==> trial 1 <==
==> flow/design.v <==
module storage(input pclk,input we,input pwrite,input [31:0]paddr,input [31:0]pwdata,input [3:0]pstrb,output reg [31:0]prdata);
  reg [31:0]memory[0:31];
  always @(posedge pclk) begin
    if(we) begin
      		if(pstrb==4'b0) begin
            	memory[paddr[4:0]]<=pwdata;
            end
            else begin
              if (pstrb[0]) memory[paddr[4:0]][7:0]   <= pwdata[7:0];
            	if (pstrb[1]) memory[paddr[4:0]][15:8]  <= pwdata[15:8];
           		if (pstrb[2]) memory[paddr[4:0]][23:16] <= pwdata[23:16];
            	if (pstrb[3]) memory[paddr[4:0]][31:24] <= pwdata[31:24];
            end
    end
  end
  always @(*) begin
    if(pwrite) prdata=32'b0;
    else prdata=memory[paddr[4:0]];
  end
endmodule
module apb_slave( 
    input pclk,
    input psel,
    input penable,
    input preset, 
    input [31:0]paddr,
    input pwrite,
    input [2:0]pprot,
    input [31:0]pwdata,
    input [3:0]pstrb,
    output reg [31:0]prdata,
    output reg pslverr,
    output reg pready
  );
   reg ready;
   wire [31:0]rdata;
   storage m1(pclk,psel & penable & pwrite,pwrite,paddr,pwdata,pstrb,rdata);
   always @(*) begin
     ready=1'b0;
     if(psel & penable & pwrite) begin
            ready=~pready;
          end
     else if(psel & penable & ~pwrite) begin
            ready=~pready;
          end
     else if( ~penable) begin
            ready=1'b0;
          end
     pslverr=1'b0;
   end
   always @(posedge pclk)begin
     pready<=ready;
     prdata<=rdata;
   end   
 endmodule
module apb_master(
  input pclk, 
  input preset,
  input [31:0]paddr,
  input pwrite,
  input [2:0]pprot,
  input [31:0]pwdata,
  input [3:0]pstrb,
  output  reg[31:0]prdata,
  output pslverr,
  output reg penable,
  output reg [3:0]psel,
  output reg pready
);
  wire [31:0] prdata0,prdata1,prdata2,prdata3;
  wire pslverr0,pslverr1,pslverr2,pslverr3;
  wire pready0,pready1,pready2,pready3;
  apb_slave slave0 (pclk,psel[0],penable,preset,paddr,pwrite,pprot,pwdata,pstrb,prdata0,pslverr0,pready0);
  apb_slave slave1 (pclk,psel[1],penable,preset,paddr,pwrite,pprot,pwdata,pstrb,prdata1,pslverr1,pready1);
  apb_slave slave2 (pclk,psel[2],penable,preset,paddr,pwrite,pprot,pwdata,pstrb,prdata2,pslverr2,pready2);
  apb_slave slave3 (pclk,psel[3],penable,preset,paddr,pwrite,pprot,pwdata,pstrb,prdata3,pslverr3,pready3); 
  assign pslverr=pslverr0|pslverr1|pslverr2|pslverr3;
  reg [1:0]state,nextstate;
  parameter idle=2'b0,setup=2'd1,access=2'd2;
  always@(posedge pclk)begin
      if(~preset) state<=idle;
      else state<=nextstate;
  end
  always @(*) begin
    nextstate=idle;
    penable=1'b0;
    case (state)
      idle : begin
        penable=1'b0;
        if(|paddr) nextstate=setup;
        else nextstate=idle;
      end
      setup : begin
        penable=1'b0;
        if(|paddr) nextstate=access;
        else nextstate=idle;
      end
      access:  begin
        penable=1'b1;
        if ( (paddr!=4'b0) && (pready==1'b1)) nextstate=setup;
        else if( (paddr==4'b0) && (pready==1'b1)) nextstate=idle;
        else nextstate=access;
      end
       default nextstate=idle;
    endcase
    case (paddr[31:30])
        2'b00 : begin
                psel=4'b0001;
                prdata=prdata0;
                end
        2'b01 : begin
                psel=4'b0010;
                prdata=prdata1;
                end
        2'b10 : begin
                psel=4'b0100;
                prdata=prdata2;
                end
        2'b11 : begin
                psel=4'b1000;
                prdata=prdata3;
                end
    endcase
    pready=pready0|pready1|pready2|pready3;
  end
endmodule
==> flow/run.sh <==
#!/bin/bash
# the make line also repeats each setting of config.mk as NAME=value (left out here)
make -C /OpenROAD-flow-scripts/flow DESIGN_CONFIG=/design/flow/config.mk WORK_HOME=/design/flow/orfs CLKGATE_MAP_FILE= finish
==> flow/config.mk <==
export PLATFORM = sky130hd
export DESIGN_NAME = apb_master
export DESIGN_NICKNAME = apb_master
export VERILOG_FILES = /design/flow/design.v
export SDC_FILE = /design/flow/constraint.sdc
export NUM_CORES = 4
export LEC_CHECK = 0
export CAP_MARGIN = 20
export CORE_MARGIN = 2
export CORE_UTILIZATION = 68
export PLACE_DENSITY = 0.6
export SLEW_MARGIN = 20
==> flow/constraint.sdc <==
create_clock -name core_clock -period 3.24 [get_ports {pclk}]
set_input_delay 0.6480 -clock core_clock [delete_from_list [all_inputs] [get_ports {pclk}]]
set_output_delay 0.6480 -clock core_clock [all_outputs]
set_load 0.01 [all_outputs]
==> inputs of build 76, as changes to trial 1 <==
--- a/flow/config.mk
+++ b/flow/config.mk
@@ -9,3 +9,3 @@
 export CORE_MARGIN = 2
-export CORE_UTILIZATION = 68
+export CORE_UTILIZATION = 57
 export PLACE_DENSITY = 0.6
==> flow/constraint.sdc (replaced) <==
create_clock -name core_clock -period 5.56 [get_ports {pclk}]
set_input_delay 1.1120 -clock core_clock [delete_from_list [all_inputs] [get_ports {pclk}]]
set_output_delay 1.1120 -clock core_clock [all_outputs]
set_load 0.01 [all_outputs]
==> inputs of trial 62, as changes to trial 1 <==
--- a/flow/config.mk
+++ b/flow/config.mk
@@ -9,4 +9,9 @@
 export CORE_MARGIN = 2
-export CORE_UTILIZATION = 68
-export PLACE_DENSITY = 0.6
+export CORE_UTILIZATION = 15
+export CTS_CLUSTER_SIZE = 13
+export GPL_ROUTABILITY_DRIVEN = 0
+export GPL_TIMING_DRIVEN = 0
+export MAX_ROUTING_LAYER = met4
+export PLACE_DENSITY_LB_ADDON = 0.15
+export SETUP_SLACK_MARGIN = -0.57
 export SLEW_MARGIN = 20
==> flow/constraint.sdc (replaced) <==
create_clock -name core_clock -period 7.01 [get_ports {pclk}]
set_input_delay 1.4020 -clock core_clock [delete_from_list [all_inputs] [get_ports {pclk}]]
set_output_delay 1.4020 -clock core_clock [all_outputs]
set_load 0.01 [all_outputs]
==> inputs of trial 45, as changes to trial 1 <==
--- a/flow/config.mk
+++ b/flow/config.mk
@@ -7,6 +7,7 @@
 export LEC_CHECK = 0
-export CAP_MARGIN = 20
+export CAP_MARGIN = 25
+export CORE_ASPECT_RATIO = 0.65
 export CORE_MARGIN = 2
-export CORE_UTILIZATION = 68
-export PLACE_DENSITY = 0.6
-export SLEW_MARGIN = 20
+export CORE_UTILIZATION = 43
+export PLACE_DENSITY_LB_ADDON = 0.24
+export SLEW_MARGIN = 0
==> flow/constraint.sdc (replaced) <==
create_clock -name core_clock -period 3.31 [get_ports {pclk}]
set_input_delay 0.6620 -clock core_clock [delete_from_list [all_inputs] [get_ports {pclk}]]
set_output_delay 0.6620 -clock core_clock [all_outputs]
set_load 0.01 [all_outputs]
==> results <==
| item | trial 45 | trial 62 | trial 1 | build 76 |
|---|---|---|---|---|
| Crit Reg-Reg Endpoint | slave1.m1.memory[31][2]$_DFFE_PP_ | slave0.m1.memory[22][3]$_DFFE_PP_ | slave1.m1.memory[6][15]$_DFFE_PP_ | slave1.m1.memory[1][27]$_DFFE_PP_ |
| Outcome | timing/DRC/antenna clean | timing/DRC/antenna clean | timing/DRC/antenna clean | timing/DRC/antenna clean |
| Combinational logic power | 5.19 mW | 3.13 mW | 5.31 mW | 2.84 mW |
| Internal reg-to-reg setup slack | 0.77 ns | 3.30 ns | 0.82 ns | 2.71 ns |
| Worst Path Class, Setup | reg2out | in2out | reg2out | in2out |
| Hold_ws | 0.117 ns | 0.414 ns | 0.0885 ns | 0.415 ns |
| Reported sequential group power | 59.1 mW | 27.9 mW | 60.3 mW | 35.1 mW |
| Delay contributed by the slowest stage of the critical path | 0.61 ns | 0.82 ns | 0.59 ns | 0.60 ns |
| Worst Path Arrival | 2.64 ns | 4.47 ns | 2.54 ns | 3.33 ns |
| Number of nets in the finished design | 10000 | 9751 | 10200 | 9388 |
| Pre-CTS setup slack | -0.0853 ns | 0.657 ns | -0.0494 ns | 0.963 ns |
| Number of cell instances on the worst register-to-register path | 4 | 6 | 4 | 4 |
| Power Density | 576 nW/µm² | 279 nW/µm² | 601 nW/µm² | 362 nW/µm² |
| Resize count post-CTS | 8 | 0 | 7 | 0 |
| Post-cts hold buffer count | 0 | 0 | 1 | 0 |
| Area growth from synthesis to final layout | 17.7% | 24.0% | 17.3% | 13.1% |
| Non-clock buffer total of the final layout | 1247 | 851 | 1350 | 547 |
| Fraction of area in clock buffers and inverters | 6.60% | 7.49% | 7.13% | 7.46% |
| Maximum net fanout on the critical path | 1 | 10 | 1 | 28 |
| Metal-1 WL | 204 mm | 325 mm | 163 mm | 177 mm |
| Worst Slack Setup Final | 0.00320 ns | 1.14 ns | 0.0561 ns | 1.12 ns |

---

==> run B: inputs <==
// apb_master: RTL as listed in full above, without the edits since
export LEC_CHECK = 0
export CAP_MARGIN = 5
export CORE_ASPECT_RATIO = 0.65
export CORE_MARGIN = 2
export CORE_UTILIZATION = 70
export CTS_CLUSTER_SIZE = 14
export HOLD_SLACK_MARGIN = -0.08
export PLACE_DENSITY_LB_ADDON = 0.24
export SETUP_SLACK_MARGIN = 0.78
export SLEW_MARGIN = 0
create_clock -name core_clock -period 3.17 [get_ports {pclk}]
run.sh (not shown) runs the stock make flow with config.mk's settings and CLKGATE_MAP_FILE=.
==> inputs of run F, as changes to run B <==
CAP_MARGIN = 20   (was 5)
CORE_ASPECT_RATIO = unset   (was 0.65)
CORE_UTILIZATION = 45   (was 70)
CTS_CLUSTER_SIZE = unset   (was 14)
HOLD_SLACK_MARGIN = unset   (was -0.08)
PLACE_DENSITY = 0.6   (was unset)
PLACE_DENSITY_LB_ADDON = unset   (was 0.24)
SETUP_SLACK_MARGIN = unset   (was 0.78)
SLEW_MARGIN = 20   (was 0)
==> flow/constraint.sdc (replaced) <==
create_clock -name core_clock -period 5.56 [get_ports {pclk}]
set_input_delay 1.1120 -clock core_clock [delete_from_list [all_inputs] [get_ports {pclk}]]
set_output_delay 1.1120 -clock core_clock [all_outputs]
set_load 0.01 [all_outputs]
==> inputs of run M, as changes to run B <==
CAP_MARGIN = 20   (was 5)
CORE_ASPECT_RATIO = unset   (was 0.65)
CORE_UTILIZATION = 72   (was 70)
CTS_CLUSTER_SIZE = unset   (was 14)
HOLD_SLACK_MARGIN = unset   (was -0.08)
PLACE_DENSITY_LB_ADDON = 0.0   (was 0.24)
SETUP_SLACK_MARGIN = 0.91   (was 0.78)
SLEW_MARGIN = 20   (was 0)
==> flow/constraint.sdc (replaced) <==
create_clock -name core_clock -period 3.12 [get_ports {pclk}]
set_input_delay 0.6240 -clock core_clock [delete_from_list [all_inputs] [get_ports {pclk}]]
set_output_delay 0.6240 -clock core_clock [all_outputs]
set_load 0.01 [all_outputs]
==> qor summary <==
metric	run B	run M	run F
Data arrival, critical path	2.14 ns	2.15 ns	3.41 ns
Slack of the critical path	0.3981 ns	0.3418 ns	1.039 ns
Die x size	598.2 um	476.3 um	601.5 um
Initial core utilization	0.7053	0.7233	0.4517
Stages on the worst setup path	2	2	3
Period utilisation layout	0.8744	0.8904	0.8130
Area occupied by multi-input gates	33710 um^2	35490 um^2	32680 um^2
Cell count after placement	12.57k	12.41k	13.49k
Clock latency on the worst-skew pair	0.91 ns	1.00 ns	0.96 ns
Routed length on met1	159000 um	154300 um	176600 um
Fraction of cell area in non-clock buffers	0.06259	0.06501	0.02135
Cell area after placement	174700 um^2	177100 um^2	168200 um^2
Power density cells	588.6 nW/um^2	615.1 nW/um^2	361.7 nW/um^2
Final hold slack	0.06111 ns	0.05248 ns	0.4280 ns
Clock buffer instance count of the final layout	552	530	558
Signed area change from the synthesized netlist to the final layout	15.78%	18.61%	13.16%
GRT Resource Usage Total	0.3779	0.3810	0.2304
Run status	timing/DRC/antenna clean	timing/DRC/antenna clean	timing/DRC/antenna clean
Seq/total area	0.6764	0.6602	0.6915
Number of buffers added by the clock tree synthesis step	366	409	419
Number of nets in the final layout	9942	9925	9238
Logic pwr share	0.051	0.050	0.042
Power figures rest on the tool's default switching activity, not on a simulated workload.
